<file path="flow/run.sh">
#!/bin/bash
# the make line also repeats each setting of config.mk as NAME=value (left out here)
make -C /OpenROAD-flow-scripts/flow DESIGN_CONFIG=/design/flow/config.mk WORK_HOME=/design/flow/orfs CLKGATE_MAP_FILE= finish
</file>
<file path="flow/config.mk">
export PLATFORM = sky130hd
export DESIGN_NAME = PipelineCPU
export DESIGN_NICKNAME = PipelineCPU
export VERILOG_FILES = /design/flow/design.v
export SDC_FILE = /design/flow/constraint.sdc
export NUM_CORES = 4
export LEC_CHECK = 0
export ABC_AREA = 1
export CAP_MARGIN = 20
export CORE_MARGIN = 2
export CORE_UTILIZATION = 58
export CTS_CLUSTER_SIZE = 62
export SETUP_SLACK_MARGIN = 0.4
export SLEW_MARGIN = 20
</file>
<file path="flow/constraint.sdc">
create_clock -name core_clock -period 3.34 [get_ports {clk}]
set_input_delay 0.6680 -clock core_clock [delete_from_list [all_inputs] [get_ports {clk}]]
set_output_delay 0.6680 -clock core_clock [all_outputs]
set_load 0.01 [all_outputs]
</file>
<file path="flow/design.v">
module ALU#(
  parameter WIDTH = 32
)(
  input [WIDTH - 1:0] a, b,
  input [2:0] m,
  output reg [WIDTH - 1:0] y,
  output reg cf, of, zf
);
  always @(*) begin
    case (m)
      3'b000: y = a + b;
      3'b001: y = a - b;
      3'b010: y = a & b;
      3'b011: y = a | b;
      3'b100: y = a ^ b;
      default: y = 0;
    endcase
  end
  always @(*) begin
    case ({m[0], a[WIDTH - 1], b[WIDTH - 1], y[WIDTH - 1]})
      4'b0111, 4'b0010, 4'b0100, 4'b1111, 4'b1001, 4'b1010: cf = 1;
      default: cf = 0;
    endcase
  end
  always @(*) begin
    case ({m[0], a[WIDTH - 1], b[WIDTH - 1], y[WIDTH - 1]})
      4'b0001, 4'b0110, 4'b1011, 4'b1100: of = 1;
      default: of = 0;
    endcase
  end
  always @(*) begin
    zf = ~(| y[0]);
  end
endmodule
module RegFile#(
  parameter WIDTH = 32
)(
  input clk, rst, we,
  input [4:0] ra0, ra1, wa,
  input [WIDTH - 1:0] wd,
  output reg [WIDTH - 1:0] rd0, rd1
);
  reg [WIDTH - 1:0] regvec[31:0];
  always @(*) begin
    rd0 = (we & (wa == ra0) & (| ra0)) ? wd : regvec[ra0];
    rd1 = (we & (wa == ra1) & (| ra1)) ? wd : regvec[ra1];
  end
  integer i;
  always @(posedge clk) begin
    if (rst) begin
      for (i = 0; i < 32; i = i + 1) begin
        regvec[i] <= 0;
      end
    end else begin
      if (we) begin
        if (wa != 0) begin
          regvec[wa] <= wd;
        end
      end
    end
  end
endmodule
module Ctl(
  input clk, rst,
  input [31:0] ins,
  output f_jmp, f_branch, f_rd, f_rw, f_m2r, f_mw, f_alus, f_aluo, f_choke
);
  wire [5:0] op;
  assign op = ins[31:26];
  wire [4:0] ra0;
  assign ra0 = ins[25:21];
  wire [4:0] ra1;
  assign ra1 = ins[20:16];
  reg [31:0] pre_ins;
  wire [5:0] pre_op;
  assign pre_op = pre_ins[31:26];
  wire [4:0] pre_wa;
  assign pre_wa = pre_ins[20:16];
  assign f_choke = (pre_op == 6'b000100) || (
    (pre_op == 6'b100011) && (| pre_wa) && (
      (
        (op != 6'b000010) && (ra0 == pre_wa)
      ) || (
        ((op == 6'b000000) || (op == 6'b000100) || (op == 6'b101011)) && (ra1 == pre_wa)
      )
    )
  );
  assign f_jmp = f_choke ? 0 : op == 6'b000010;
  always @(posedge clk) begin
    if (rst) begin
      pre_ins <= 0;
    end else begin
      pre_ins <= f_choke ? 0 : ins;
    end
  end
  reg ifid_branch, ifid_rd, ifid_rw, ifid_m2r, ifid_mw, ifid_alus, ifid_aluo;
  always @(posedge clk) begin
    if (f_choke || rst) begin
      ifid_branch <= 0;
      ifid_rw <= 0;
      ifid_m2r <= 0;
      ifid_mw <= 0;
      ifid_alus <= 0;
      ifid_aluo <= 0;
      ifid_rd <= 0;
    end else begin
      ifid_rw <= (op == 6'b000000) || (op == 6'b001000) || (op == 6'b100011);
      ifid_m2r <= op == 6'b100011;
      ifid_mw <= op == 6'b101011;
      ifid_alus <= (op == 6'b001000) || (op == 6'b100011) || (op == 6'b101011);
      ifid_aluo <= op == 6'b000100;
      ifid_branch <= op == 6'b000100;
      ifid_rd <= op == 6'b000000;
    end
  end
  assign f_rd = ifid_rd;
  assign f_branch = ifid_branch;
  reg idex_rw, idex_m2r, idex_mw, idex_alus, idex_aluo;
  always @(posedge clk) begin
    if (rst) begin
      idex_rw <= 0;
      idex_m2r <= 0;
      idex_mw <= 0;
      idex_alus <= 0;
      idex_aluo <= 0;
    end else begin
      idex_rw <= ifid_rw;
      idex_m2r <= ifid_m2r;
      idex_mw <= ifid_mw;
      idex_alus <= ifid_alus;
      idex_aluo <= ifid_aluo;
    end
  end
  assign f_alus = idex_alus;
  assign f_aluo = idex_aluo;
  reg exmem_rw, exmem_m2r, exmem_mw;
  always @(posedge clk) begin
    if (rst) begin
      exmem_rw <= 0;
      exmem_m2r <= 0;
      exmem_mw <= 0;
    end else begin
      exmem_rw <= idex_rw;
      exmem_m2r <= idex_m2r;
      exmem_mw <= idex_mw;
    end
  end
  assign f_mw = exmem_mw;
  reg memwb_rw, memwb_m2r;
  always @(posedge clk) begin
    if (rst) begin
      memwb_m2r <= 0;
      memwb_rw <= 0;
    end else begin
      memwb_m2r <= exmem_m2r;
      memwb_rw <= exmem_rw;
    end
  end
  assign f_m2r = memwb_m2r;
  assign f_rw = memwb_rw;
endmodule
module PipelineCPU(
  input clk, rst,
  output [8:0] imem_addr,
  input [31:0] imem_data,
  output [8:0] dmem_addr,
  output [31:0] dmem_wdata,
  output dmem_we,
  input [31:0] dmem_rdata
);
  wire [8:0] ins_a;
  wire [31:0] ins_spo;
  wire reg_we;
  wire [4:0] ra0, ra1, wa;
  wire [31:0] rd0, rd1, wd;
  RegFile#(.WIDTH(32)) reg_file(
    .clk(clk), .rst(rst), .we(reg_we), .ra0(ra0), .ra1(ra1), .wa(wa), .wd(wd),.rd0(rd0), .rd1(rd1));
  wire [31:0] a, b, y;
  wire [2:0] m;
  wire zf;
  ALU#(.WIDTH(32)) alu(.a(a), .b(b), .m(m), .y(y), .zf(zf));
  wire mem_we;
  wire [8:0] mem_a;
  wire [31:0] mem_d, mem_spo;
  assign imem_addr = ins_a;
  assign ins_spo = imem_data;
  assign dmem_addr = mem_a;
  assign dmem_wdata = mem_d;
  assign dmem_we = mem_we;
  assign mem_spo = dmem_rdata;
  wire [5:0] op;
  wire f_jmp, f_branch, f_rd, f_rw, f_m2r, f_mw, f_alus, f_aluo;
  wire f_choke;
  Ctl ctl(
    .clk(clk), .rst(rst), .ins(ins_spo),
    .f_jmp(f_jmp), .f_branch(f_branch), .f_rd(f_rd), .f_rw(f_rw),
    .f_m2r(f_m2r), .f_mw(f_mw), .f_alus(f_alus), .f_aluo(f_aluo),
    .f_choke(f_choke));
  reg [31:0] pc;
  assign ins_a = pc[10:0] >> 2;
  wire [31:0] npc_ser;
  assign npc_ser = pc + 4;
  wire [31:0] npc_j;
  assign npc_j = {npc_ser[31:28], ins_spo[25:0] << 2};
  assign op = ins_spo[31:26];
  reg [31:0] ifid_ins, ifid_npc_ser;
  reg ifid_valid;
  always @(posedge clk) begin
    if (rst) begin
      ifid_ins <= 0;
      ifid_valid <= 0;
    end else begin
      ifid_ins <= ins_spo;
      ifid_valid <= ~f_choke;
    end
    ifid_npc_ser <= npc_ser;
  end
  assign ra0 = ifid_ins[25:21];
  assign ra1 = ifid_ins[20:16];
  wire [4:0] wa_pre;
  assign wa_pre = f_rd ? ifid_ins[15:11] : ifid_ins[20:16];
  wire [31:0] imm;
  assign imm = {{16{ifid_ins[15]}}, ifid_ins[15:0]};
  wire w_ex2wb;
  assign w_ex2wb = ifid_valid && (((ifid_ins[31:26] == 6'b000000) && (| ifid_ins[15:11]))
    || ((ifid_ins[31:26] == 6'b001000) && (| ifid_ins[20:16])));
  wire w_mem2wb;
  assign w_mem2wb = ifid_valid && (ifid_ins[31:26] == 6'b100011) && (| ifid_ins[20:16]);
  reg [31:0] idex_rd0, idex_rd1, idex_imm, idex_npc_ser;
  reg [31:0] exmem_y;
  reg [4:0] idex_wa, exmem_wa;
  reg idex_w_ex2wb, exmem_w_ex2wb;
  reg idex_w_mem2wb, exmem_w_mem2wb;
  wire [31:0] rd0_bypass, rd1_bypass;
  assign rd0_bypass = (| ra0) ? (
    idex_w_ex2wb && (ra0 == idex_wa) ? y : (
      exmem_w_mem2wb && (ra0 == exmem_wa) ? mem_spo : (
        exmem_w_ex2wb && (ra0 == exmem_wa) ? exmem_y : rd0
      )
    )
  ) : 0;
  assign rd1_bypass = (| ra1) ? (
    idex_w_ex2wb && (ra1 == idex_wa) ? y : (
      exmem_w_mem2wb && (ra1 == exmem_wa) ? mem_spo : (
        exmem_w_ex2wb && (ra1 == exmem_wa) ? exmem_y : rd1
      )
    )
  ) : 0;
  wire [31:0] npc_beq;
  assign npc_beq = ifid_npc_ser + (imm << 2);
  wire beq_zf;
  assign beq_zf = rd0_bypass == rd1_bypass;
  wire [31:0] npc;
  assign npc = rst ? 0 : (
    f_jmp ? npc_j : (
      f_branch & beq_zf ? npc_beq : (
        f_choke ? pc : npc_ser
      )
    )
  );
  always @(posedge clk) begin
    idex_rd0 <= rd0_bypass;
    idex_rd1 <= rd1_bypass;
    idex_imm <= imm;
    idex_npc_ser <= ifid_npc_ser;
    idex_wa <= wa_pre;
    if (rst) begin
      idex_w_ex2wb <= 0;
      idex_w_mem2wb <= 0;
    end else begin
      idex_w_ex2wb <= w_ex2wb;
      idex_w_mem2wb <= w_mem2wb;
    end
  end
  assign a = idex_rd0;
  assign b = f_alus ? idex_imm : idex_rd1;
  assign m = f_aluo;
  always @(posedge clk) begin
    pc <= npc;
  end
  reg [31:0] exmem_mem_d;
  always @(posedge clk) begin
    exmem_y <= y;
    exmem_mem_d <= idex_rd1;
    exmem_wa <= idex_wa;
    if (rst) begin
      exmem_w_ex2wb <= 0;
      exmem_w_mem2wb <= 0;
    end else begin
      exmem_w_ex2wb <= idex_w_ex2wb;
      exmem_w_mem2wb <= idex_w_mem2wb;
    end
  end
  assign mem_a = exmem_y[10:0] >> 2;
  assign mem_d = exmem_mem_d;
  assign mem_we = f_mw;
  reg [31:0] memwb_mem_spo, memwb_y;
  reg [4:0] memwb_wa;
  always @(posedge clk) begin
    memwb_mem_spo <= mem_spo;
    memwb_y <= exmem_y;
    memwb_wa <= exmem_wa;
  end
  assign wa = memwb_wa;
  assign wd = f_m2r ? memwb_mem_spo : memwb_y;
  assign reg_we = f_rw;
endmodule
</file>
==> Changelog: implementation, run 1 <==
### Implementation results

* Cycle use final at 148%
* MUX area fraction at 0.323%
* Worst-case clock buffer depth at 3
* Routed via count at 76300
* Area of the mapped netlist at between 70000 and 80000 um2
* Power in the clock group at ~0.016 W
* WP data required at around 4100 ps
* Power Sequential at a little under 0.02 W
* Main logic family after synthesis: simple AND/OR/NAND/NOR gates
* Failed Checks: negative setup slack
* First-pass GRT wire length at roughly 460 mm
* Die area at approximately 130000 um2
* RR Endpoint: pc[10]$_SDFFE_PP0P_
* CTS tree: built
* R2R depth at 36
* Comb gate area at around 32000 um2
* Switch Pwr at 0.0181 W
* PD cells at between 500 and 600 nW/um2
* Worst-margin pin slew at around 800 ps
* Synth warn at 4
* Final WS setup at -1620 ps
* Num rows at 131
* Critical path depth at 36
* CP top delay family: simple AND/OR/NAND/NOR gates
* Placer congestion estimate at 1.04
* Top cells by count: nand2_1 (2616), nor2_1 (1428), inv_1 (1240)
* Simple share at 29.9%
* Flop2flop setup slack at -1620 ps
* Post-CTS Hold Buffers at 0
* Area grow syn2layout at 24.4%
* Fin. Hold Viols at 0
* Min-Delay Path Class: reg2reg
* Vias in the first global route at roughly 70000
* Clock transition at path regs at about 60 ps
* Post-synthesis xor/xnor area fraction at less than 1%
* CP endpoint kind: flop
* Fill cell count at approximately 9900
* Area fraction in compound gates at 8.01%
* Setup-failing EPs final at around 76
* Clock share of power at a little under a third
* Setup TNS at -38770 ps
* Critical Path Source Type: flop
* Pleak at ~42 nW
* Tool warnings at 32
* Largest net degree at the start of global routing at between 60 and 70
* Worst hold start: ifid_ins[10]$_SDFF_PP0_
* Top cells by area: edfxtp_1 (41%), nand2_1 (13%), dfxtp_1 (8.2%), nand3_1 (8.1%), nor2_1 (7.2%)
* Post-synth top area share at between 40% and 50%
* Async SR Flop Fraction at 0%
* Core area at about 130000 um2
* Seq pwr share at ~39%
* CP Capture Point: pc[10]$_SDFFE_PP0P_
* DR pass1 iterations at 10
* Gr usage total at 47.3%
* Detailed Route Iter0 Violations at ~14000
* Post-synthesis cell type with the largest instance count: nand2_1
* DRT antenna net count at 0
* Logic pwr share at approximately 30%
* DR DRC count at 0
* Final instance area at around 90000 um2
* Crit path max fanout at 6
* I/O pin cnt at roughly 120
* Final #Nets at ~11000
* RSZ-0062 raised after global routing: yes
* Input/output buffers at 116
* Comb power at approximately 0.015 W
* Clock sinks at roughly 1300
* Global route overflow at 0
* Clock skew at roughly 24 ps
* Seq. cell area at between 30000 and 40000 um2
* CTS root buffer: clkbuf_16
* Worst skew pair latency at 810 ps
* Crit-path max cell delay at about 400 ps
* Final core utilization at 72.7%
* Worst r2r src: ctl.idex_alus$_SDFF_PP0_
* Worst hold path endpoint: idex_imm[10]$_DFF_P_
* Synth Area in Adders at less than 1%
* Detailed Route WL at between 300 and 400 mm
* Leading power group: registers
* Area leader, netlist: edfxtp_1
* Cell Type Count at around 56
* Register area share after synthesis at slightly below 50%
* Cells in synth_stat.txt at between 9000 and 10000
* Syn avg cell area at around 7.5 um2
* Die X at between 300 and 400 um
* CP max stage cell: dfxtp_4
* Internal at 0.0331 W
* Vias per inst at a little over 6
* Post-synth EDFFs at between 1000 and 1500
* Max_slew headroom at 46.4%
* Post-place setup slack at -1900 ps
* TritonCTS buffer count at about 150
* Initial antenna violation count at 23
* Placed inst area at 85700 um2
* Period minus WS final at a little under 5000 ps
* Yosys stat area at 74500 um2
* Crit path launch: ctl.idex_alus$_SDFF_PP0_
* Post-Syn Instances at ~10000
* Setup Crit Path Kind: reg2reg
* Fmax at between 200 and 250 MHz
* Hold Path Depth at 0
* Final Max Tran Viols at 0
* Yosys reg bits at ~1300
* Die height at ~360 um
* DPL Wire Length at 216 mm
* Depth of the CTS H-tree at 4
* Max-cap violations at 0
* Wire length per cell at ~25 um
* Worst Path Buf+Inv at 7
* Commonest flop: edfxtp_1
* Peak VDD IR at roughly 0.57 mV
* Switching share of total power at roughly a third
* FP Core Util at a little under 60%
* Status: complete, but fails checks
* Final hold slack at between 300 and 400 ps
* Critical Path AT at between 5000 and 6000 ps
==> layer usage <==
| metal | vias to the layer above | share of wire [%] | global-route usage [%] |
|---|---|---|---|
| met2 | 6375 | 42 | 69.5 |
| li1 | 33500 | - | - |
| met5 | - | 0.063 | 0 |
| met3 | 1430 | 16 | 16.7 |
| met1 | 34900 | 34 | 58.0 |
| met4 | 30 | 8.6 | 33.3 |
==> stage by stage <==
step	power (W)	cells
CTS	0.0496	12500
global placement	0.0329	12200
finish	0.0511	12600
floorplan	0.0256	10000
detailed placement	0.0330	12200
global route	0.0522	12600
==> what timing repair did <==
action / 4_1_cts / 5_1_grt
pin swaps: 51 / 86
gates cloned: 0 / 2
setup endpoints to repair: 89 / 95
resized: 216 / 239
buffers inserted: 46 / 30
==> final cells by class <==
| class | count | area share (%) |
|---|---|---|
| timing repair buffer | 1333 | 13.3 |
| inverter | 1265 | 5.18 |
| antenna | 8 | 0.0216 |
| tap | 1662 | 2.24 |
| clock buffer | 189 | 4.36 |
| multi-input combinational | 6707 | 34.4 |
| clock inverter | 78 | 0.700 |
| sequential | 1329 | 39.8 |
==> run 2, diff against run 1 <==
- ABC_AREA: 1 -> 0
- CAP_MARGIN: 20 -> 5
- CELL_PAD_IN_SITES_DETAIL_PLACEMENT: unset -> 2
- CELL_PAD_IN_SITES_GLOBAL_PLACEMENT: unset -> 2
- CORE_ASPECT_RATIO: unset -> 1.07
- CORE_MARGIN: 2 -> 8
- CORE_UTILIZATION: 58 -> 61
- CTS_CLUSTER_DIAMETER: unset -> 315
- CTS_CLUSTER_SIZE: 62 -> 68
- GPL_TIMING_DRIVEN: unset -> 0
- HOLD_SLACK_MARGIN: unset -> -0.1
- MAX_ROUTING_LAYER: unset -> met5
- MIN_ROUTING_LAYER: unset -> met2
- SETUP_SLACK_MARGIN: 0.4 -> 0.64
- SLEW_MARGIN: 20 -> 30
- clock period: 3.34 -> 8.42 ns (I/O delays scaled with it)
==> Changelog: implementation, run 2 <==
### Physical design

* Status: aborted with a tool error
* Failed at: detailed placement
* Stop err: [ERROR DPL-0033] detailed placement checks failed during check placement.
* Simple share at 11.9% (-18 points)
* Area of the mapped netlist at 67400 um2 (-9.5%)
* Register area share after synthesis at 54.7% (+5.2 points)
* Syn avg cell area at 12.5 um2 (+68%)
* Main logic family after synthesis: multiplexers
* Async SR Flop Fraction at 0% (unchanged)
* Commonest flop: edfxtp_1
* FP Core Util at 61.3% (+2.9 points)
* Synth warn at 4 (unchanged)
* Num rows at 126 (-3.8%)
* Core area at 110000 um2 (-14%)
* Input/output buffers at 115 (-0.86%)
* Cell Type Count at 97 (+73%)
* Area fraction in compound gates at 8.02% (about the same)
* Cells in synth_stat.txt at 5390 (-46%)
* Post-synth EDFFs at 1024 (unchanged)
* Post-synthesis xor/xnor area fraction at 1.77% (+0.96 points)
* Die X at 337 um (-6.9%)
* Top cells by area: edfxtp_1 (46%), mux4_2 (13%), dfxtp_1 (9.1%), nor2_1 (6.5%), mux2i_1 (3.7%)
* Yosys stat area at 67400 um2 (-9.5%)
* MUX area fraction at 18.9% (+19 points)
* Yosys reg bits at 1329 (unchanged)
* Die height at 360 um (-0.69%)
* Placer congestion estimate at 1.43 (+37%)
* Top cells by count: nor2_1 (1162), edfxtp_1 (1024), mux4_2 (402)
* Die area at 121000 um2 (-7.5%)
* Post-synth top area share at 45.6% (+4.3 points)
* Area leader, netlist: edfxtp_1
* I/O pin cnt at 117 (unchanged)
* Post-synthesis cell type with the largest instance count: nor2_1
* Synth Area in Adders at 0.821% (+0.078 points)
* Post-Syn Instances at 5390 (-46%)
==> run 2: per-stage QoR <==
step / hold WS [ps] / cells / TNS, ps
2_1_floorplan: 310 / 5421 / 0
3_3_place_gp: 317 / 7008 / -50620
==> run 3, diff against run 2 <==
- CAP_MARGIN: 5 -> 20
- CELL_PAD_IN_SITES_DETAIL_PLACEMENT: 2 -> unset
- CELL_PAD_IN_SITES_GLOBAL_PLACEMENT: 2 -> unset
- CORE_ASPECT_RATIO: 1.07 -> 0.93
- CORE_MARGIN: 8 -> 2
- CORE_UTILIZATION: 61 -> 72
- CTS_CLUSTER_SIZE: 68 -> 14
- GPL_TIMING_DRIVEN: 0 -> 1
- HOLD_SLACK_MARGIN: -0.1 -> unset
- MAX_ROUTING_LAYER: met5 -> met4
- MIN_ROUTING_LAYER: met2 -> unset
- PLACE_DENSITY_LB_ADDON: unset -> 0.0
- SETUP_SLACK_MARGIN: 0.64 -> 1.66
- TNS_END_PERCENT: unset -> 5
- clock period: 8.42 -> 5.65 ns (I/O delays scaled with it)
==> Changelog: implementation, run 3 <==
### Implementation results

* Worst-margin pin slew at about 1100 ps
* Final #Nets at just under 6000
* Placed inst area at ~73000 um2
* Failed Checks: negative setup slack
* Final instance area at around 76000 um2
* Critical Path Source Type: flop
* CP top delay family: simple AND/OR/NAND/NOR gates
* Worst hold path endpoint: idex_imm[9]$_DFF_P_
* CP max stage cell: dfxtp_4
* Worst Path Buf+Inv at 4
* Area grow syn2layout at 13.0%
* Post-Syn Instances at 5390 (unchanged)
* Vias in the first global route at about 55000
* Post-synth EDFFs at 1024 (unchanged)
* Depth of the CTS H-tree at 3
* Logic pwr share at 24.5%
* Crit path max fanout at 8
* Simple share at 11.9% (unchanged)
* Initial antenna violation count at 32
* Post-synthesis cell type with the largest instance count: nor2_1
* Synth warn at 4 (unchanged)
* Largest net degree at the start of global routing at 54
* Setup-failing EPs final at 9
* I/O pin cnt at 117 (unchanged)
* Worst skew pair latency at about 750 ps
* Routed via count at 56500
* Max_slew headroom at around 25%
* Worst path most repeated cell: buf_4
* Main logic family after synthesis: multiplexers
* Worst-case clock buffer depth at 3
* MUX area fraction at 18.9% (unchanged)
* DR pass1 iterations at 22
* Status: complete, but fails checks
* Flop2flop setup slack at -490 ps
* Worst r2r src: ctl.idex_alus$_SDFF_PP0_
* Setup Crit Path Kind: reg2reg
* Min-Delay Path Class: reg2reg
* CP endpoint kind: flop
* Core area at 93000 um2 (-15%)
* Max-cap violations at 0
* Post-synth top area share at 45.6% (unchanged)
* Die area at 96000 um2 (-21%)
* Num rows at 108 (-14%)
* Hold Path Depth at 0
* Vias per inst at between 8 and 9
* Top cells by count: nor2_1 (1162), edfxtp_1 (1024), mux4_2 (402)
* Worst hold start: ifid_ins[9]$_SDFF_PP0_
* Comb power at a little over 0.006 W
* Area fraction in compound gates at 8.02% (unchanged)
* RR Endpoint: pc[9]$_SDFFE_PP0P_
* Cells in synth_stat.txt at 5390 (unchanged)
* Internal at about 0.017 W
* Switching share of total power at between 30% and 40%
* Commonest flop: edfxtp_1
* Post-synthesis xor/xnor area fraction at 1.77% (unchanged)
* Final WS setup at -494 ps
* Critical Path AT at between 6000 and 7000 ps
* Fin. Hold Viols at 0
* Critical path depth at 32
* Placer congestion estimate at 1.07 (-25%)
* Input/output buffers at 116 (+0.87%)
* Pleak at approximately 28 nW
* Tool warnings at 30
* Async SR Flop Fraction at 0% (unchanged)
* Clock sinks at around 1300
* Top cells by area: edfxtp_1 (46%), mux4_2 (13%), dfxtp_1 (9.1%), nor2_1 (6.5%), mux2i_1 (3.7%)
* Wire length per cell at between 30 and 40 um
* Power Sequential at about 0.012 W
* Detailed Route WL at around 270 mm
* Final Max Tran Viols at 0
* Post-place setup slack at -459 ps
* Peak VDD IR at 0.293 mV
* Fmax at between 150 and 200 MHz
* Die height at 299 um (-17%)
* Gr usage total at between 50% and 60%
* Clock share of power at between 20 and 30%
* Area leader, netlist: edfxtp_1
* Leading power group: registers
* WP data required at between 6000 and 7000 ps
* RSZ-0062 raised after global routing: yes
* Cycle use final at 109%
* Final core utilization at a little over 80%
* Yosys reg bits at 1329 (unchanged)
* CTS root buffer: clkbuf_16
* Crit-path max cell delay at 390 ps
* Area of the mapped netlist at 67400 um2 (unchanged)
* TritonCTS buffer count at ~100
* Detailed Route Iter0 Violations at about 13000
* First-pass GRT wire length at ~380 mm
* Die X at 321 um (-4.8%)
* DPL Wire Length at around 170 mm
* Setup TNS at -4020 ps
* Power in the clock group at about 0.007 W
* Clock skew at approximately 33 ps
* CTS tree: built
* Seq pwr share at approximately 48%
* Switch Pwr at between 0.008 and 0.009 W
* CP Capture Point: pc[9]$_SDFFE_PP0P_
* Yosys stat area at 67400 um2 (unchanged)
* PD cells at between 300 and 400 nW/um2
* DRT antenna net count at 0
* Synth Area in Adders at 0.821% (unchanged)
* FP Core Util at 72.5% (+11 points)
* Clock transition at path regs at approximately 70 ps
* Syn avg cell area at 12.5 um2 (unchanged)
* DR DRC count at 0
* Register area share after synthesis at 54.7% (unchanged)
* Period minus WS final at around 6100 ps
* Power, Total at around 0.025 W
* Global route overflow at 0
* Cell Type Count at 97 (unchanged)
* Crit path launch: ctl.idex_alus$_SDFF_PP0_
* R2R depth at 32
[run 3: timing repair]
| item | CTS | global route |
|---|---|---|
| pin swaps | 12 | 51 |
| setup buffers | 3 | 10 |
| cloned | 0 | 1 |
| setup endpoints to repair | 53 | 59 |
| hold buffers | 0 | 0 |
| gates resized | 27 | 51 |
[run 3: area by class of cell]
type / instances / area, um2
diodes: 45 / 113
clock buffers: 135 / 2740
clock inverters: 5 / 81.3
fillers: 4963 / 16800
inverters: 55 / 206
multi-input cells: 3545 / 29000
flip-flops and latches: 1329 / 36900
well taps: 1210 / 1510
repair buffers: 634 / 5600
[run 3: layer usage]
metal	routed length, um	vias to the layer above	GRT usage, %
met3	54800	2189	29.7
met1	80900	26500	69.0
met2	108000	7021	75.8
met5	0	-	-
met4	28600	0	43.0
li1	-	20800	-
[run 3: metrics by stage]
| step | hold WS [ps] | cells |
|---|---|---|
| 2_1_floorplan | 310 | 5421 |
| 3_3_place_gp | 313 | 6758 |
| 3_5_place_dp | 333 | 6759 |
| 4_1_cts | 349 | 6902 |
| 5_1_grt | 350 | 6954 |
| 6_report | 349 | 6958 |
==> run 4, diff against run 3 <==
- ABC_AREA: 0 -> unset
- CELL_PAD_IN_SITES_DETAIL_PLACEMENT: unset -> 0
- CELL_PAD_IN_SITES_GLOBAL_PLACEMENT: unset -> 0
- CORE_ASPECT_RATIO: 0.93 -> 0.97
- CORE_MARGIN: 2 -> 5
- CORE_UTILIZATION: 72 -> 29
- CTS_CLUSTER_DIAMETER: 315 -> unset
- CTS_CLUSTER_SIZE: 14 -> unset
- GPL_TIMING_DRIVEN: 1 -> unset
- MAX_ROUTING_LAYER: met4 -> met5
- MIN_ROUTING_LAYER: unset -> met1
- PLACE_DENSITY_LB_ADDON: 0.0 -> 0.25
- SETUP_SLACK_MARGIN: 1.66 -> unset
- SLEW_MARGIN: 30 -> 20
- TNS_END_PERCENT: 5 -> 80
- clock period: 5.65 -> 3.43 ns (I/O delays scaled with it)
==> Changelog: implementation, run 4 <==
### Implementation results

* Synth Area in Adders at 0.821% (unchanged)
* Power Sequential at 0.0192 W (+63%)
* Top cells by count: nor2_1 (1162), edfxtp_1 (1024), mux4_2 (402)
* Die X at 499 um (+55%)
* FP Core Util at 29.1% (-43 points)
* Post-Syn Instances at 5390 (unchanged)
* Final WS setup at -2490 ps (-1990 ps)
* Critical path depth at 30 (-6.3%)
* DR pass1 iterations at 8 (-64%)
* DR DRC count at 0 (unchanged)
* Logic pwr share at 25.4% (+0.9 points)
* CP Capture Point: pc[10]$_SDFFE_PP0P_
* Worst r2r src: ctl.idex_alus$_SDFF_PP0_
* Fmax at 169 MHz (+3.8%)
* Setup Crit Path Kind: reg2reg
* Switching share of total power at 31.6% (-1.1 points)
* Worst hold path endpoint: idex_imm[9]$_DFF_P_
* Worst Path Buf+Inv at 2 (-2)
* Worst-case clock buffer depth at 3 (unchanged)
* RR Endpoint: pc[10]$_SDFFE_PP0P_
* Cycle use final at 173% (+64 points)
* Power in the clock group at 0.0167 W (+140%)
* RSZ-0062 raised after global routing: yes
* PD cells at 552 nW/um2 (+70%)
* Status: complete, but fails checks
* CTS root buffer: clkbuf_16
* Tool warnings at 30 (unchanged)
* Cells after DPL at 9300 (+38%)
* Area fraction in compound gates at 8.02% (unchanged)
* Final Max Tran Viols at 0 (unchanged)
* Setup-failing EPs final at 64 (+55)
* Comb gate area at 29600 um2 (+2.2%)
* CP max stage cell: dfxtp_4
* Hold Path Depth at 0 (unchanged)
* DPL Wire Length at 214 mm (+24%)
* Area of the mapped netlist at 67400 um2 (unchanged)
* Final #Nets at 6518 (+13%)
* Worst-margin pin slew at 984 ps (-132 ps)
* Worst skew pair latency at 820 ps (+70 ps)
* Comb power at 0.0122 W (+100%)
* Commonest flop: edfxtp_1
* Failed Checks: negative setup slack
* Switch Pwr at 0.0152 W (+88%)
* Cells in synth_stat.txt at 5390 (unchanged)
* Final core utilization at 37.7% (-44 points)
* Synth warn at 4 (unchanged)
* Pleak at 32.7 nW (+17%)
* Crit path launch: ctl.idex_alus$_SDFF_PP0_
* DRT antenna net count at 0 (unchanged)
* Final cell count without fillers at 9616 (+38%)
* Period minus WS final at 5920 ps (-227 ps)
* Yosys stat area at 67400 um2 (unchanged)
* Detailed Route Iter0 Violations at 8738 (-31%)
* Simple share at 11.9% (unchanged)
* Fill cell count at 22200 (+350%)
* WP data required at 4130 ps (-2180 ps)
* Max-cap violations at 0 (unchanged)
* Largest net degree at the start of global routing at 69 (+28%)
* Final hold slack at 328 ps (-20.5 ps)
* Core area at 231000 um2 (+150%)
* Async SR Flop Fraction at 0% (unchanged)
* CP endpoint kind: flop
* I/O pin cnt at 117 (unchanged)
* Initial antenna violation count at 15 (-53%)
* Die area at 242000 um2 (+150%)
* Flop2flop setup slack at -2490 ps (-1990 ps)
* Area grow syn2layout at 29.4%
* Gr usage total at 25.1% (-33 points)
* Wire length per cell at 32.6 um (-17%)
* Input/output buffers at 116 (unchanged)
* CP top delay family: AND-OR/OR-AND gates
* Yosys reg bits at 1329 (unchanged)
* First-pass GRT wire length at 430 mm (+13%)
* Syn avg cell area at 12.5 um2 (unchanged)
* CTS tree: built
* Main logic family after synthesis: multiplexers
* Post-synth top area share at 45.6% (unchanged)
* Register area share after synthesis at 54.7% (unchanged)
* Clock sinks at 1329 (unchanged)
* Cell Type Count at 97 (unchanged)
* Top cells by area: edfxtp_1 (46%), mux4_2 (13%), dfxtp_1 (9.1%), nor2_1 (6.5%), mux2i_1 (3.7%)
* Clock transition at path regs at 60 ps (about the same)
* Clock share of power at 34.6% (+6.8 points)
* Crit path max fanout at 6 (-2)
* Leading power group: registers
* Routed via count at 55200 (-2.4%)
* Global route overflow at 0 (unchanged)
* Seq. cell area at 36900 um2 (unchanged)
* Critical Path AT at 6620 ps (-180 ps)
* Power, Total at 0.0481 W (+94%)
* R2R depth at 30 (-6.3%)
* Critical Path Source Type: flop
* Max_slew headroom at 32.7% (+7.4 points)
* Worst hold start: ifid_ins[9]$_SDFF_PP0_
* Post-CTS Hold Buffers at 0 (unchanged)
* Internal at 0.0329 W (+98%)
* Post-synthesis cell type with the largest instance count: nor2_1
* Seq pwr share at 40.0% (-7.7 points)
* TritonCTS buffer count at 154 (+48%)
* Post-synth EDFFs at 1024 (unchanged)
* Crit-path max cell delay at 380 ps (about the same)
* Vias per inst at 5.74 (-29%)
* Detailed Route WL at 314 mm (+15%)
* Post-synthesis xor/xnor area fraction at 1.77% (unchanged)
* Min-Delay Path Class: reg2reg
* Depth of the CTS H-tree at 4 (+1)
* Placer congestion estimate at 0.959 (-10%)
* MUX area fraction at 18.9% (unchanged)
* Clock skew at 47.1 ps (+14.4 ps)
* Num rows at 174 (+61%)
* Setup TNS at -51920 ps (-47900 ps)
* Fin. Hold Viols at 0 (unchanged)
* Area leader, netlist: edfxtp_1
* Peak VDD IR at 0.574 mV (+96%)
* Vias in the first global route at 53500 (-2.1%)
* Die height at 485 um (+62%)
[run 4: cell type report]
cell class	instances	area share, %
tap	3080	4.42
inverter	55	0.237
multi-input combinational	3545	34.0
timing repair buffer	1324	13.3
clock buffer	200	4.76
sequential	1329	42.3
antenna	7	0.0201
clock inverter	76	0.926
[run 4: stage by stage]
step	setup WS (ps)	area [um2]
after floorplan	-2570	67800
after global routing	-2840	87200
after global placement	-2630	81000
after CTS	-2430	87000
final	-2490	87200
after detailed placement	-2700	81000
[run 4: repair_timing]
action | in CTS | in global routing
gates cloned | 1 | 0
setup endpoints to repair | 68 | 77
resized | 135 | 38
pin swaps | 47 | 40
buffers inserted | 34 | 14
[run 4: layer usage]
metal | global-route usage [%] | routed length (um) | vias up
li1 | - | - | 22300
met1 | 35.3 | 128000 | 28300
met2 | 36.5 | 132000 | 3835
met3 | 6.44 | 37200 | 675
met4 | 10.7 | 15900 | 14
met5 | 0 | 90 | -
==> run 5, diff against run 4 <==
- CELL_PAD_IN_SITES_DETAIL_PLACEMENT: 0 -> unset
- CELL_PAD_IN_SITES_GLOBAL_PLACEMENT: 0 -> unset
- CORE_ASPECT_RATIO: 0.97 -> unset
- CORE_MARGIN: 5 -> 2
- CORE_UTILIZATION: 29 -> 40
- MAX_ROUTING_LAYER: met5 -> unset
- MIN_ROUTING_LAYER: met1 -> unset
- PLACE_DENSITY_LB_ADDON: 0.25 -> unset
- SETUP_SLACK_MARGIN: unset -> 0.4
- TNS_END_PERCENT: 80 -> unset
- clock period: 3.43 -> 6.02 ns (I/O delays scaled with it)
==> Changelog: implementation, run 5 <==
### Implementation results

* Power Sequential at 0.0111 W (-42%)
* Register area share after synthesis at 54.7% (unchanged)
* Status: complete, but fails checks
* Detailed Route WL at 281 mm (-10%)
* Gr usage total at 32.1% (+7.0 points)
* Clock skew at 35.4 ps (-11.7 ps)
* Post-synthesis cell type with the largest instance count: nor2_1
* Worst-case clock buffer depth at 3 (unchanged)
* Main logic family after synthesis: multiplexers
* Commonest flop: edfxtp_1
* Min-Delay Path Class: reg2reg
* Depth of the CTS H-tree at 4 (unchanged)
* Worst r2r src: ctl.idex_alus$_SDFF_PP0_
* Post-synthesis xor/xnor area fraction at 1.77% (unchanged)
* Area leader, netlist: edfxtp_1
* Switching share of total power at 31.9% (+0.30 points)
* DR DRC count at 0 (unchanged)
* Final Max Tran Viols at 0 (unchanged)
* Post-synth EDFFs at 1024 (unchanged)
* Critical path depth at 29 (-3.3%)
* Global route overflow at 0 (unchanged)
* Top cells by area: edfxtp_1 (46%), mux4_2 (13%), dfxtp_1 (9.1%), nor2_1 (6.5%), mux2i_1 (3.7%)
* Largest net degree at the start of global routing at 55 (-20%)
* Crit-path max cell delay at 450 ps (+70 ps)
* Clock sinks at 1329 (unchanged)
* Vias per inst at 6.59 (+15%)
* Routed via count at 52100 (-5.5%)
* RR Endpoint: pc[10]$_SDFFE_PP0P_
* Final core utilization at 46.7% (+9.0 points)
* CP max stage cell: dfxtp_4
* Final #Nets at 5684 (-13%)
* Syn avg cell area at 12.5 um2 (unchanged)
* Pleak at 28.0 nW (-14%)
* Worst hold start: ifid_ins[10]$_SDFF_PP0_
* Period minus WS final at 6180 ps (+265 ps)
* Input/output buffers at 116 (unchanged)
* Crit path max fanout at 7 (+1)
* Detailed Route Iter0 Violations at 8934 (+2.2%)
* Final WS setup at -162 ps (+2330 ps)
* Area fraction in compound gates at 8.02% (unchanged)
* Fin. Hold Viols at 0 (unchanged)
* R2R depth at 29 (-3.3%)
* Failed Checks: negative setup slack
* GR Layer Usage met2 at 47.0% (+11 points)
* Top cells by count: nor2_1 (1162), edfxtp_1 (1024), mux4_2 (402)
* Power in the clock group at 0.00914 W (-45%)
* CP endpoint kind: flop
* Critical Path Source Type: flop
* Internal at 0.0175 W (-47%)
* Switch Pwr at 0.00819 W (-46%)
* TritonCTS buffer count at 147 (-4.5%)
* DPL Wire Length at 184 mm (-14%)
* First-pass GRT wire length at 390 mm (-9.3%)
* Cell Type Count at 97 (unchanged)
* Area of the mapped netlist at 67400 um2 (unchanged)
* WP data required at 6680 ps (+2550 ps)
* I/O pin cnt at 117 (unchanged)
* Cycle use final at 103% (-70 points)
* CTS root buffer: clkbuf_16
* Initial antenna violation count at 15 (unchanged)
* Clock transition at path regs at 60 ps (about the same)
* MUX area fraction at 18.9% (unchanged)
* Worst-margin pin slew at 1300 ps (+319 ps)
* Async SR Flop Fraction at 0% (unchanged)
* CTS tree: built
* Post-CTS Hold Buffers at 0 (unchanged)
* Worst Path Buf+Inv at 4 (+2)
* Area grow syn2layout at 15.8%
* Synth warn at 4 (unchanged)
* CP top delay family: simple AND/OR/NAND/NOR gates
* PD cells at 329 nW/um2 (-40%)
* Simple share at 11.9% (unchanged)
* Yosys stat area at 67400 um2 (unchanged)
* Num rows at 150 (-14%)
* Setup TNS at -1180 ps (+50740 ps)
* CP Capture Point: pc[10]$_SDFFE_PP0P_
* Placer congestion estimate at 0.960 (+0.19%)
* Clock share of power at 35.6% (+1.0 points)
* Post-Syn Instances at 5390 (unchanged)
* DRT antenna net count at 0 (unchanged)
* Die X at 414 um (-17%)
* FP Core Util at 40.3% (+11 points)
* Critical Path AT at 6840 ps (+220 ps)
* Core area at 167000 um2 (-28%)
* Worst hold path endpoint: idex_imm[10]$_DFF_P_
* Logic pwr share at 21.2% (-4.2 points)
* Post-synth top area share at 45.6% (unchanged)
* Cells in synth_stat.txt at 5390 (unchanged)
* Leading power group: registers
* Max-cap violations at 0 (unchanged)
* Hold Path Depth at 0 (unchanged)
* Vias in the first global route at 50100 (-6.4%)
* DR pass1 iterations at 6 (-2)
* Worst skew pair latency at 820 ps (about the same)
* Setup Crit Path Kind: reg2reg
* Worst path most repeated cell: nand2_1
* Met3 Usage GRT at 9.06% (+2.6 points)
* Die area at 172000 um2 (-29%)
* Seq pwr share at 43.2% (+3.2 points)
* Yosys reg bits at 1329 (unchanged)
* Max_slew headroom at 12.4% (-20 points)
* Met1 Usage GRT at 43.0% (+7.7 points)
* Flop2flop setup slack at -160 ps (+2330 ps)
* Die height at 414 um (-15%)
* Peak VDD IR at 0.340 mV (-41%)
* Crit path launch: ctl.idex_alus$_SDFF_PP0_
* Wire length per cell at 35.6 um (+9.1%)
* RSZ-0062 raised after global routing: yes
* Setup-failing EPs final at 9 (-86%)
* Tool warnings at 30 (unchanged)
* Synth Area in Adders at 0.821% (unchanged)
* Comb power at 0.00544 W (-55%)
* Fmax at 162 MHz (-4.3%)
* Most Crowded Layer GR: met2
-- run 5: final cells by class --
cell class	count	area [um2]
flip-flops and latches	1329	36900
inverters	55	206
well taps	2204	2760
clock buffers	196	4090
fillers	14900	89200
repair buffers	497	4520
multi-input cells	3545	28900
diodes	8	20.0
clock inverters	71	681
-- run 5: repair_timing --
action	4_1_cts	5_1_grt
setup endpoints to repair	9	9
gates cloned	2	2
buffers inserted	18	7
pin swaps	9	19
resized	24	22
-- run 5: through the flow --
step | hold WS (ps) | setup slack [ps] | total power [W] | instances | instance area (um2)
2_1_floorplan | 310 | 23.4 | 0.0139 | 5421 | 67600
3_3_place_gp | 315 | -190 | 0.0164 | 7601 | 72700
3_5_place_dp | 313 | -241 | 0.0164 | 7601 | 72700
4_1_cts | 322 | 31.5 | 0.0255 | 7888 | 77800
5_1_grt | 336 | -448 | 0.0263 | 7900 | 78000
6_report | 323 | -162 | 0.0257 | 7905 | 78100
-- run 5: per-layer routing --
metal	part of all wire, %	up-vias
li1	-	20700
met1	37	26500
met4	6.1	12
met5	0.031	-
met3	14	820
met2	43	4097
==> run 6, diff against run 5 <==
- ABC_AREA: unset -> 0
- CELL_PAD_IN_SITES_DETAIL_PLACEMENT: unset -> 2
- CELL_PAD_IN_SITES_GLOBAL_PLACEMENT: unset -> 1
- CORE_ASPECT_RATIO: unset -> 1.07
- CORE_MARGIN: 2 -> 7
- CORE_UTILIZATION: 40 -> 61
- CTS_CLUSTER_DIAMETER: unset -> 315
- CTS_CLUSTER_SIZE: unset -> 90
- GPL_TIMING_DRIVEN: unset -> 0
- HOLD_SLACK_MARGIN: unset -> -0.1
- MAX_ROUTING_LAYER: unset -> met5
- MIN_ROUTING_LAYER: unset -> met2
- SETUP_SLACK_MARGIN: 0.4 -> 0.92
- SLEW_MARGIN: 20 -> 30
- clock period: 6.02 -> 9.26 ns (I/O delays scaled with it)
==> Changelog: implementation, run 6 <==
### Physical design

* Async SR Flop Fraction at 0% (unchanged)
* Failed at: detailed placement
* Post-synthesis cell type with the largest instance count: nor2_1
* Synth warn at 4 (unchanged)
* Num rows at 125 (-17%)
* Syn avg cell area at 12.5 um2 (unchanged)
* Input/output buffers at 115 (-0.86%)
* Cell Type Count at 97 (unchanged)
* Top cells by count: nor2_1 (1162), edfxtp_1 (1024), mux4_2 (402)
* Post-synth EDFFs at 1024 (unchanged)
* Commonest flop: edfxtp_1
* Main logic family after synthesis: multiplexers
* Post-synth top area share at 45.6% (unchanged)
* MUX area fraction at 18.9% (unchanged)
* Post-Syn Instances at 5390 (unchanged)
* Top cells by area: edfxtp_1 (46%), mux4_2 (13%), dfxtp_1 (9.1%), nor2_1 (6.5%), mux2i_1 (3.7%)
* Yosys stat area at 67400 um2 (unchanged)
* Register area share after synthesis at 54.7% (unchanged)
* Yosys reg bits at 1329 (unchanged)
* Core area at 109000 um2 (-35%)
* Placer congestion estimate at 1.42 (+48%)
* Area leader, netlist: edfxtp_1
* Area of the mapped netlist at 67400 um2 (unchanged)
* Cells in synth_stat.txt at 5390 (unchanged)
* Area fraction in compound gates at 8.02% (unchanged)
* FP Core Util at 61.8% (+22 points)
* Post-synthesis xor/xnor area fraction at 1.77% (unchanged)
* Stop err: [ERROR DPL-0033] detailed placement checks failed during check placement.
* Synth Area in Adders at 0.821% (unchanged)
* Die height at 358 um (-14%)
* Die area at 120000 um2 (-30%)
* Die X at 335 um (-19%)
* Simple share at 11.9% (unchanged)
* I/O pin cnt at 117 (unchanged)
* Status: aborted with a tool error
==> run 6: stage by stage <==
step              setup TNS (ps)  total power (W)  setup slack, ps
floorplan                      0          0.00904             1960
global placement          -26430           0.0107            -2740
==> run 7, diff against run 6 <==
- ABC_AREA: 0 -> unset
- CELL_PAD_IN_SITES_DETAIL_PLACEMENT: 2 -> unset
- CELL_PAD_IN_SITES_GLOBAL_PLACEMENT: 1 -> unset
- CORE_ASPECT_RATIO: 1.07 -> unset
- CORE_MARGIN: 7 -> 2
- CORE_UTILIZATION: 61 -> 52
- CTS_CLUSTER_DIAMETER: 315 -> unset
- CTS_CLUSTER_SIZE: 90 -> unset
- GPL_TIMING_DRIVEN: 0 -> unset
- HOLD_SLACK_MARGIN: -0.1 -> unset
- MAX_ROUTING_LAYER: met5 -> unset
- MIN_ROUTING_LAYER: met2 -> unset
- SETUP_SLACK_MARGIN: 0.92 -> 0.4
- SLEW_MARGIN: 30 -> 20
- clock period: 9.26 -> 3.34 ns (I/O delays scaled with it)
==> Changelog: implementation, run 7 <==
### Implementation results

* Internal at approximately 0.034 W
* CP Capture Point: pc[6]$_SDFFE_PP0P_
* Power Sequential at 0.0198 W
* Num rows at 132 (+5.6%)
* Top cells by count: nor2_1 (1162), edfxtp_1 (1024), mux4_2 (402)
* Seq. cell area at around 37000 um2
* Min-Delay Path Class: reg2reg
* Crit-path max cell delay at approximately 500 ps
* Yosys stat area at 67400 um2 (unchanged)
* Post-Syn Instances at 5390 (unchanged)
* Worst-margin pin slew at 1030 ps
* Yosys reg bits at 1329 (unchanged)
* Global route overflow at 0
* Power in the clock group at 0.0162 W
* Final Max Tran Viols at 0
* Worst hold start: ifid_ins[9]$_SDFF_PP0_
* Worst skew pair latency at a little over 800 ps
* Worst r2r src: ctl.idex_alus$_SDFF_PP0_
* Critical Path AT at approximately 6700 ps
* Pleak at between 30 and 40 nW
* Comb gate area at about 30000 um2
* Register area share after synthesis at 54.7% (unchanged)
* DPL Wire Length at between 200 and 250 mm
* Cells after DPL at about 8000
* WP data required at around 4000 ps
* CTS tree: built
* Die height at 364 um (+1.7%)
* Gr usage total at ~44%
* Routed via count at about 56000
* Top cells by area: edfxtp_1 (46%), mux4_2 (13%), dfxtp_1 (9.1%), nor2_1 (6.5%), mux2i_1 (3.7%)
* Final cell count without fillers at 8340
* MUX area fraction at 18.9% (unchanged)
* Worst path most repeated cell: buf_6
* Syn avg cell area at 12.5 um2 (unchanged)
* Clock skew at 36.4 ps
* DRT antenna net count at 0
* Worst Path Buf+Inv at 8
* Worst hold path endpoint: idex_imm[9]$_DFF_P_
* Area leader, netlist: edfxtp_1
* Clock sinks at ~1300
* Crit path launch: ctl.idex_alus$_SDFF_PP0_
* FP Core Util at 52.2% (-9.6 points)
* Tool warnings at 30
* Leading power group: registers
* CP max stage cell: nor4b_4
* RSZ-0062 raised after global routing: yes
* Critical path depth at 34
* Synth Area in Adders at 0.821% (unchanged)
* Largest net degree at the start of global routing at 59
* CP top delay family: AND-OR/OR-AND gates
* Simple share at 11.9% (unchanged)
* Clock transition at path regs at around 60 ps
* Critical Path Source Type: flop
* Detailed Route Iter0 Violations at roughly 9200
* CTS root buffer: clkbuf_16
* Crit path max fanout at 8
* Final #Nets at around 6600
* Input/output buffers at 116 (+0.87%)
* Fin. Hold Viols at 0
* Status: complete, but fails checks
* Post-synth top area share at 45.6% (unchanged)
* Worst-case clock buffer depth at 3
* Post-CTS Hold Buffers at 0
* Commonest flop: edfxtp_1
* Cell Type Count at 97 (unchanged)
* First-pass GRT wire length at 407 mm
* Flop2flop setup slack at -2710 ps
* Placer congestion estimate at 1.02 (-28%)
* Final core utilization at about 67%
* Max-cap violations at 0
* I/O pin cnt at 117 (unchanged)
* Post-synth EDFFs at 1024 (unchanged)
* Post-synthesis cell type with the largest instance count: nor2_1
* Switching share of total power at a little under a third
* Depth of the CTS H-tree at 4
* RR Endpoint: pc[6]$_SDFFE_PP0P_
* DR DRC count at 0
* Failed Checks: negative setup slack
* Post-synthesis xor/xnor area fraction at 1.77% (unchanged)
* Switch Pwr at 0.0157 W
* R2R depth at 34
* Hold Path Depth at 0
* Wire length per cell at around 35 um
* Core area at 129000 um2 (+18%)
* Setup-failing EPs final at 73
* Peak VDD IR at 0.590 mV
* DR pass1 iterations at 6
* Fmax at roughly 170 MHz
* Die area at 132000 um2 (+10%)
* Main logic family after synthesis: multiplexers
* Initial antenna violation count at 18
* Cells in synth_stat.txt at 5390 (unchanged)
* Setup Crit Path Kind: reg2reg
* Period minus WS final at around 6000 ps
* Comb power at between 0.01 and 0.015 W
* Vias per inst at ~6.7
* Synth warn at 4 (unchanged)
* TritonCTS buffer count at 146
* Vias in the first global route at 53900
* Async SR Flop Fraction at 0% (unchanged)
* Seq pwr share at roughly two fifths
* Area fraction in compound gates at 8.02% (unchanged)
* Cycle use final at 181%
* Area of the mapped netlist at 67400 um2 (unchanged)
* Die X at 364 um (+8.6%)
* Fill cell count at ~9700
* Area grow syn2layout at 28.3%
* Final WS setup at -2710 ps
* Logic pwr share at between 20 and 30%
* PD cells at approximately 570 nW/um2
* Max_slew headroom at a little under a third
* Detailed Route WL at approximately 290 mm
* CP endpoint kind: flop
* Clock share of power at roughly a third
run 7: through the flow:
step,total power (W),hold slack (ps),cell area [um2],setup slack (ps),setup TNS [ps]
6_report,0.0492,328,86500,-2710,-63900
5_1_grt,0.0504,338,86500,-2970,-78140
4_1_cts,0.0483,331,85600,-2780,-60000
3_5_place_dp,0.0317,318,79600,-2880,-71060
3_3_place_gp,0.0317,317,79600,-2740,-65760
2_1_floorplan,0.0253,310,67900,-2650,-71720
run 7: area by class of cell:
type,instances,share of cell area (%)
antenna,10,0.0289
clock buffer,185,4.55
clock inverter,75,0.851
inverter,55,0.242
multi-input combinational,3545,34.7
sequential,1329,42.7
tap,1742,2.52
timing repair buffer,1399,14.4
run 7: per-layer routing:
layer  vias to the layer above  GRT usage (%)  routed length [um]
met5                         -          0.726                 290
met4                        27           25.3               20200
met3                      1022           13.8               40700
met2                      4626           65.3              128000
met1                     27900           58.2              105000
li1                      22500              -                   -
run 7: timing repair:
action / CTS / global route
setup endpoints to repair: 89 / 93
gates resized: 183 / 118
setup buffers: 54 / 34
pin swaps: 80 / 51
==> run 8, diff against run 7 <==
- ABC_AREA: unset -> 0
- CORE_ASPECT_RATIO: unset -> 0.93
- CORE_MARGIN: 2 -> 3
- CORE_UTILIZATION: 52 -> 70
- CTS_CLUSTER_DIAMETER: unset -> 315
- CTS_CLUSTER_SIZE: unset -> 14
- GPL_TIMING_DRIVEN: unset -> 1
- MAX_ROUTING_LAYER: unset -> met5
- SETUP_SLACK_MARGIN: 0.4 -> 0.92
- SLEW_MARGIN: 20 -> 30
- clock period: 3.34 -> 5.21 ns (I/O delays scaled with it)
==> Changelog: implementation, run 8 <==
### Implementation results

* Status: complete, but fails checks
* Failed Checks: negative setup slack
* Critical Path Source Type: flop
* Cycle use final at 116% (-66 points)
* Worst skew pair latency at 760 ps (-50 ps)
* DRT antenna net count at 0 (unchanged)
* Final instance area at 77400 um2 (-10%)
* Max-cap violations at 0 (unchanged)
* Cells after DPL at 6904 (-14%)
* Commonest flop: edfxtp_1
* First-pass GRT wire length at 381 mm (-6.4%)
* Cell Type Count at 97 (unchanged)
* Crit path launch: ctl.idex_alus$_SDFF_PP0_
* Worst path most repeated cell: buf_12
* DR DRC count at 0 (unchanged)
* I/O pin cnt at 117 (unchanged)
* CP Capture Point: pc[9]$_SDFFE_PP0P_
* Initial antenna violation count at 23 (+5)
* Vias in the first global route at 54500 (+1.0%)
* Post-synth EDFFs at 1024 (unchanged)
* Critical path depth at 29 (-15%)
* Main logic family after synthesis: multiplexers
* Switching share of total power at 32.6% (+0.76 points)
* Vias per inst at 7.97 (+19%)
* Leading power group: registers
* Area fraction in compound gates at 8.02% (unchanged)
* Flop2flop setup slack at -810 ps (+1900 ps)
* Pleak at 28.4 nW (-14%)
* Top cells by area: edfxtp_1 (46%), mux4_2 (13%), dfxtp_1 (9.1%), nor2_1 (6.5%), mux2i_1 (3.7%)
* Cells in synth_stat.txt at 5390 (unchanged)
* CP endpoint kind: flop
* Max_slew headroom at 21.1% (-9.6 points)
* Worst r2r src: ctl.idex_alus$_SDFF_PP0_
* Worst hold path endpoint: idex_imm[10]$_DFF_P_
* TritonCTS buffer count at 104 (-29%)
* MUX area fraction at 18.9% (unchanged)
* Synth Area in Adders at 0.821% (unchanged)
* Final WS setup at -809 ps (+1900 ps)
* Input/output buffers at 116 (unchanged)
* CP top delay family: AND-OR/OR-AND gates
* Final cell count without fillers at 7102 (-15%)
* Crit path max fanout at 12 (+4)
* Detailed Route WL at 273 mm (-7.3%)
* Largest net degree at the start of global routing at 53 (-10%)
* Seq pwr share at 47.3% (+7.0 points)
* Setup-failing EPs final at 9 (-88%)
* Post-synth top area share at 45.6% (unchanged)
* Clock sinks at 1329 (unchanged)
* Switch Pwr at 0.00882 W (-44%)
* Die height at 305 um (-16%)
* CTS root buffer: clkbuf_16
* R2R depth at 29 (-15%)
* Worst-case clock buffer depth at 3 (unchanged)
* CP max stage cell: dfxtp_4
* RR Endpoint: pc[9]$_SDFFE_PP0P_
* Post-Syn Instances at 5390 (unchanged)
* Global route overflow at 0 (unchanged)
* Final Max Tran Viols at 0 (unchanged)
* CTS tree: built
* Hold Path Depth at 0 (unchanged)
* Register area share after synthesis at 54.7% (unchanged)
* WP data required at 5870 ps (+1860 ps)
* Top cells by count: nor2_1 (1162), edfxtp_1 (1024), mux4_2 (402)
* Die area at 100000 um2 (-25%)
* Clock skew at 50.5 ps (+14.2 ps)
* Power, Total at 0.0270 W (-45%)
* Peak VDD IR at 0.432 mV (-27%)
* Async SR Flop Fraction at 0% (unchanged)
* Worst Path Buf+Inv at 7 (-1)
* Final #Nets at 5878 (-11%)
* Post-synthesis xor/xnor area fraction at 1.77% (unchanged)
* Final core utilization at 81.3% (+14 points)
* Power in the clock group at 0.00741 W (-54%)
* Critical Path AT at 6680 ps (-40 ps)
* Seq. cell area at 36900 um2 (about the same)
* Period minus WS final at 6020 ps (-30.7 ps)
* Core area at 95200 um2 (-26%)
* Clock transition at path regs at 70 ps (about the same)
* Setup TNS at -7050 ps (+56840 ps)
* Fill cell count at 5316 (-45%)
* Placed inst area at 73500 um2 (-7.6%)
* Placer congestion estimate at 1.05 (+2.4%)
* Power Sequential at 0.0128 W (-35%)
* Worst-margin pin slew at 1170 ps (+143 ps)
* Gr usage total at 54.2% (+9.8 points)
* Yosys stat area at 67400 um2 (unchanged)
* Crit-path max cell delay at 390 ps (-110 ps)
* Detailed Route Iter0 Violations at 13000 (+41%)
* Area of the mapped netlist at 67400 um2 (unchanged)
* Area grow syn2layout at 14.9%
* Fin. Hold Viols at 0 (unchanged)
* Synth warn at 4 (unchanged)
* Comb power at 0.00685 W (-48%)
* Wire length per cell at 38.4 um (+8.8%)
* Tool warnings at 33 (+10%)
* Yosys reg bits at 1329 (unchanged)
* Clock share of power at 27.4% (-5.4 points)
* Post-synthesis cell type with the largest instance count: nor2_1
* Area leader, netlist: edfxtp_1
* Num rows at 109 (-17%)
* PD cells at 349 nW/um2 (-39%)
* FP Core Util at 70.8% (+19 points)
* Die X at 328 um (-10%)
* Routed via count at 56600 (+0.93%)
* Simple share at 11.9% (unchanged)
* Setup Crit Path Kind: reg2reg
* Depth of the CTS H-tree at 3 (-1)
* DR pass1 iterations at 13 (+7)
* Syn avg cell area at 12.5 um2 (unchanged)
* RSZ-0062 raised after global routing: yes
* Fmax at 166 MHz (+0.51%)
* Internal at 0.0182 W (-46%)
* Worst hold start: ifid_ins[10]$_SDFF_PP0_
* Comb gate area at 29200 um2 (-2.7%)
* Post-CTS Hold Buffers at 0 (unchanged)
* Min-Delay Path Class: reg2reg
* DPL Wire Length at 174 mm (-15%)
* Logic pwr share at 25.3% (-1.6 points)
==> run 8: per-stage QoR <==
stage	setup WS [ps]	hold slack (ps)
after floorplan	-786	310
after global placement	-846	316
after detailed placement	-1060	337
after CTS	-631	352
after global routing	-1060	359
final	-809	352
==> run 8: metal layers <==
layer	part of all wire [%]	GRT usage (%)	vias up
li1	-	-	21000
met1	30	67.6	26800
met2	40	72.2	6923
met3	20	28.5	1914
met4	9.8	38.5	12
met5	0.045	0.662	-
==> run 8: area by class of cell <==
| cell class | instances | share of cell area (%) |
|---|---|---|
| clock inverters | 5 | 0.108 |
| inverters | 55 | 0.267 |
| diodes | 22 | 0.0711 |
| multi-input cells | 3545 | 37.8 |
| flip-flops and latches | 1329 | 47.7 |
| repair buffers | 734 | 8.53 |
| well taps | 1276 | 2.06 |
| clock buffers | 136 | 3.54 |
==> run 8: timing repair <==
item                                    in CTS  in global routing
endpoints found under the setup margin      33                 35
resized                                     89                 40
gates cloned                                 1                  0
pin swaps                                   31                 21
buffers inserted                            26                  7
hold endpoints to repair                     0                  0
==> run 9, diff against run 8 <==
- CELL_PAD_IN_SITES_DETAIL_PLACEMENT: unset -> 2
- CELL_PAD_IN_SITES_GLOBAL_PLACEMENT: unset -> 2
- CORE_ASPECT_RATIO: 0.93 -> 1.07
- CORE_MARGIN: 3 -> 8
- CORE_UTILIZATION: 70 -> 61
- CTS_CLUSTER_SIZE: 14 -> 90
- GPL_TIMING_DRIVEN: 1 -> 0
- HOLD_SLACK_MARGIN: unset -> -0.1
- MIN_ROUTING_LAYER: unset -> met2
- SETUP_SLACK_MARGIN: 0.92 -> 0.64
- clock period: 5.21 -> 9.26 ns (I/O delays scaled with it)
==> Changelog: implementation, run 9 <==
### Physical design

* Top cells by count: nor2_1 (1162), edfxtp_1 (1024), mux4_2 (402)
* Post-synthesis cell type with the largest instance count: nor2_1
* Post-synth EDFFs at 1024 (unchanged)
* Register area share after synthesis at 54.7% (unchanged)
* Synth Area in Adders at 0.821% (unchanged)
* FP Core Util at 61.3% (-9.5 points)
* Simple share at 11.9% (unchanged)
* Yosys stat area at 67400 um2 (unchanged)
* Post-synthesis xor/xnor area fraction at 1.77% (unchanged)
* Syn avg cell area at 12.5 um2 (unchanged)
* Main logic family after synthesis: multiplexers
* Post-synth top area share at 45.6% (unchanged)
* Area of the mapped netlist at 67400 um2 (unchanged)
* Stop err: [ERROR DPL-0033] detailed placement checks failed during check placement.
* Cell Type Count at 97 (unchanged)
* Yosys reg bits at 1329 (unchanged)
* Commonest flop: edfxtp_1
* Input/output buffers at 115 (-0.86%)
* Post-Syn Instances at 5390 (unchanged)
* Area leader, netlist: edfxtp_1
* Cells in synth_stat.txt at 5390 (unchanged)
* Status: aborted with a tool error
* MUX area fraction at 18.9% (unchanged)
* I/O pin cnt at 117 (unchanged)
* Area fraction in compound gates at 8.02% (unchanged)
* Placer congestion estimate at 1.43 (+37%)
* Async SR Flop Fraction at 0% (unchanged)
* Die height at 360 um (+18%)
* Core area at 110000 um2 (+15%)
* Die area at 121000 um2 (+21%)
* Die X at 337 um (+2.9%)
* Failed at: detailed placement
* Synth warn at 4 (unchanged)
* Num rows at 126 (+16%)
* Top cells by area: edfxtp_1 (46%), mux4_2 (13%), dfxtp_1 (9.1%), nor2_1 (6.5%), mux2i_1 (3.7%)
-- run 9: metrics by stage --
stage | hold WS [ps] | setup TNS, ps
after floorplan | 310 | 0
after global placement | 317 | -23480
==> run 10, diff against run 9 <==
- ABC_AREA: 0 -> unset
- CELL_PAD_IN_SITES_DETAIL_PLACEMENT: 2 -> unset
- CELL_PAD_IN_SITES_GLOBAL_PLACEMENT: 2 -> unset
- CORE_ASPECT_RATIO: 1.07 -> unset
- CORE_MARGIN: 8 -> 2
- CORE_UTILIZATION: 61 -> 70
- CTS_CLUSTER_DIAMETER: 315 -> unset
- CTS_CLUSTER_SIZE: 90 -> 21
- GPL_TIMING_DRIVEN: 0 -> unset
- HOLD_SLACK_MARGIN: -0.1 -> unset
- MAX_ROUTING_LAYER: met5 -> unset
- MIN_ROUTING_LAYER: met2 -> unset
- SETUP_SLACK_MARGIN: 0.64 -> unset
- SLEW_MARGIN: 30 -> 20
- clock period: 9.26 -> 5.67 ns (I/O delays scaled with it)
==> Changelog: implementation, run 10 <==
### Implementation results

* Max-cap violations at 0
* Comb power at ~0.0060 W
* Simple share at 11.9% (unchanged)
* Switching share of total power at 32.3%
* Die height at 314 um (-13%)
* Area grow syn2layout at 14.9%
* I/O pin cnt at 117 (unchanged)
* Yosys reg bits at 1329 (unchanged)
* Post-Syn Instances at 5390 (unchanged)
* Final #Nets at just under 6000
* Synth Area in Adders at 0.821% (unchanged)
* CTS tree: built
* Post-synth EDFFs at 1024 (unchanged)
* Max_slew headroom at around 6.2%
* Final hold slack at 336 ps
* Top cells by area: edfxtp_1 (46%), mux4_2 (13%), dfxtp_1 (9.1%), nor2_1 (6.5%), mux2i_1 (3.7%)
* Seq. cell area at 36900 um2
* Initial antenna violation count at 33
* Pleak at roughly 28 nW
* First-pass GRT wire length at roughly 390 mm
* Post-synthesis cell type with the largest instance count: nor2_1
* Detailed Route WL at 281 mm
* Setup TNS at -3660 ps
* CP endpoint kind: flop
* Tool warnings at 32
* Worst-margin pin slew at ~1400 ps
* Final Max Tran Viols at 0
* Global route overflow at 0
* CTS root buffer: clkbuf_16
* Internal at between 0.015 and 0.02 W
* Wire length per cell at between 30 and 40 um
* Placer congestion estimate at 1.03 (-28%)
* Comb gate area at about 29000 um2
* Synth warn at 4 (unchanged)
* Critical Path AT at roughly 6800 ps
* Failed Checks: negative setup slack
* Cell Type Count at 97 (unchanged)
* Yosys stat area at 67400 um2 (unchanged)
* Routed via count at approximately 57000
* Worst hold start: ifid_ins[10]$_SDFF_PP0_
* Status: complete, but fails checks
* Worst r2r src: ctl.idex_alus$_SDFF_PP0_
* Clock sinks at 1329
* Setup Crit Path Kind: reg2reg
* Post-synth top area share at 45.6% (unchanged)
* Power Sequential at 0.0118 W
* Top cells by count: nor2_1 (1162), edfxtp_1 (1024), mux4_2 (402)
* Fin. Hold Viols at 0
* Setup-failing EPs final at 9
* MUX area fraction at 18.9% (unchanged)
* Critical Path Source Type: flop
* DR DRC count at 0
* FP Core Util at 70.8% (+9.5 points)
* Num rows at 113 (-10%)
* Period minus WS final at between 6000 and 7000 ps
* Commonest flop: edfxtp_1
* DR pass1 iterations at 13
* Worst-case clock buffer depth at 3
* Leading power group: registers
* Clock skew at between 60 and 70 ps
* Die X at 314 um (-6.8%)
* Hold Path Depth at 0
* Depth of the CTS H-tree at 4
* Largest net degree at the start of global routing at roughly 62
* Input/output buffers at 116 (+0.87%)
* Cells in synth_stat.txt at 5390 (unchanged)
* CP Capture Point: pc[5]$_SDFFE_PP0P_
* Post-CTS Hold Buffers at 0
* Syn avg cell area at 12.5 um2 (unchanged)
* Cycle use final at 108%
* Flop2flop setup slack at -430 ps
* Main logic family after synthesis: multiplexers
* Area fraction in compound gates at 8.02% (unchanged)
* DPL Wire Length at roughly 180 mm
* Min-Delay Path Class: reg2reg
* Switch Pwr at about 0.0087 W
* Power in the clock group at 0.00919 W
* Die area at 98800 um2 (-19%)
* DRT antenna net count at 0
* Clock transition at path regs at roughly 60 ps
* Detailed Route Iter0 Violations at about 14000
* RSZ-0062 raised after global routing: yes
* Logic pwr share at ~22%
* Vias in the first global route at between 50000 and 60000
* Crit path launch: ctl.idex_alus$_SDFF_PP0_
* Core area at 95200 um2 (-13%)
* Critical path depth at 32
* Clock share of power at about a third
* Worst skew pair latency at 820 ps
* Final WS setup at -432 ps
* Vias per inst at 8.08
* TritonCTS buffer count at 139
* Register area share after synthesis at 54.7% (unchanged)
* RR Endpoint: pc[5]$_SDFFE_PP0P_
* CP max stage cell: nor4b_4
* Worst hold path endpoint: idex_imm[10]$_DFF_P_
* Post-synthesis xor/xnor area fraction at 1.77% (unchanged)
* Fmax at between 150 and 200 MHz
* Async SR Flop Fraction at 0% (unchanged)
* Area of the mapped netlist at 67400 um2 (unchanged)
* Worst Path Buf+Inv at 6
* Gr usage total at 56.8%
* R2R depth at 32
* Peak VDD IR at between 0.4 and 0.5 mV
* Seq pwr share at between 40 and 50%
* CP top delay family: AND-OR/OR-AND gates
* Worst path most repeated cell: buf_4
* Fill cell count at approximately 5000
* Area leader, netlist: edfxtp_1
* PD cells at roughly 350 nW/um2
* WP data required at 6320 ps
* Crit path max fanout at 7
* Crit-path max cell delay at 490 ps
run 10: area by class of cell:
type | instances | area share, %
repair buffers | 600 | 6.77
clock buffers | 182 | 4.88
clock inverters | 73 | 0.899
multi-input cells | 3545 | 37.4
well taps | 1265 | 2.04
diodes | 29 | 0.0937
inverters | 55 | 0.267
flip-flops and latches | 1329 | 47.7
run 10: through the flow:
stage	power (W)	cell area (um2)	utilization, %	std cells	setup WS, ps
after floorplan	0.0148	67600	-	5421	-327
after global placement	0.0173	72300	76.0	6764	-522
after detailed placement	0.0174	72300	76.0	6765	-667
after CTS	0.0264	77100	81.1	7042	-516
after global routing	0.0273	77400	81.3	7056	-745
final	0.0270	77400	81.4	7078	-432
run 10: timing repair:
item,CTS,global route
setup endpoints to repair,9,9
setup buffers,23,6
gates cloned,0,0
pin swaps,26,29
gates resized,39,23
run 10: per-layer routing:
layer | share of wire (%) | track usage, % | vias to the layer above | wire length [um]
met3 | 20 | 32.6 | 2370 | 56400
met4 | 11 | 43.9 | 46 | 30000
li1 | - | - | 20800 | -
met2 | 39 | 75.3 | 7175 | 111000
met5 | 0.34 | 5.37 | - | 951
met1 | 29 | 67.2 | 26800 | 82800
Power is estimated from default activity; no workload was simulated.
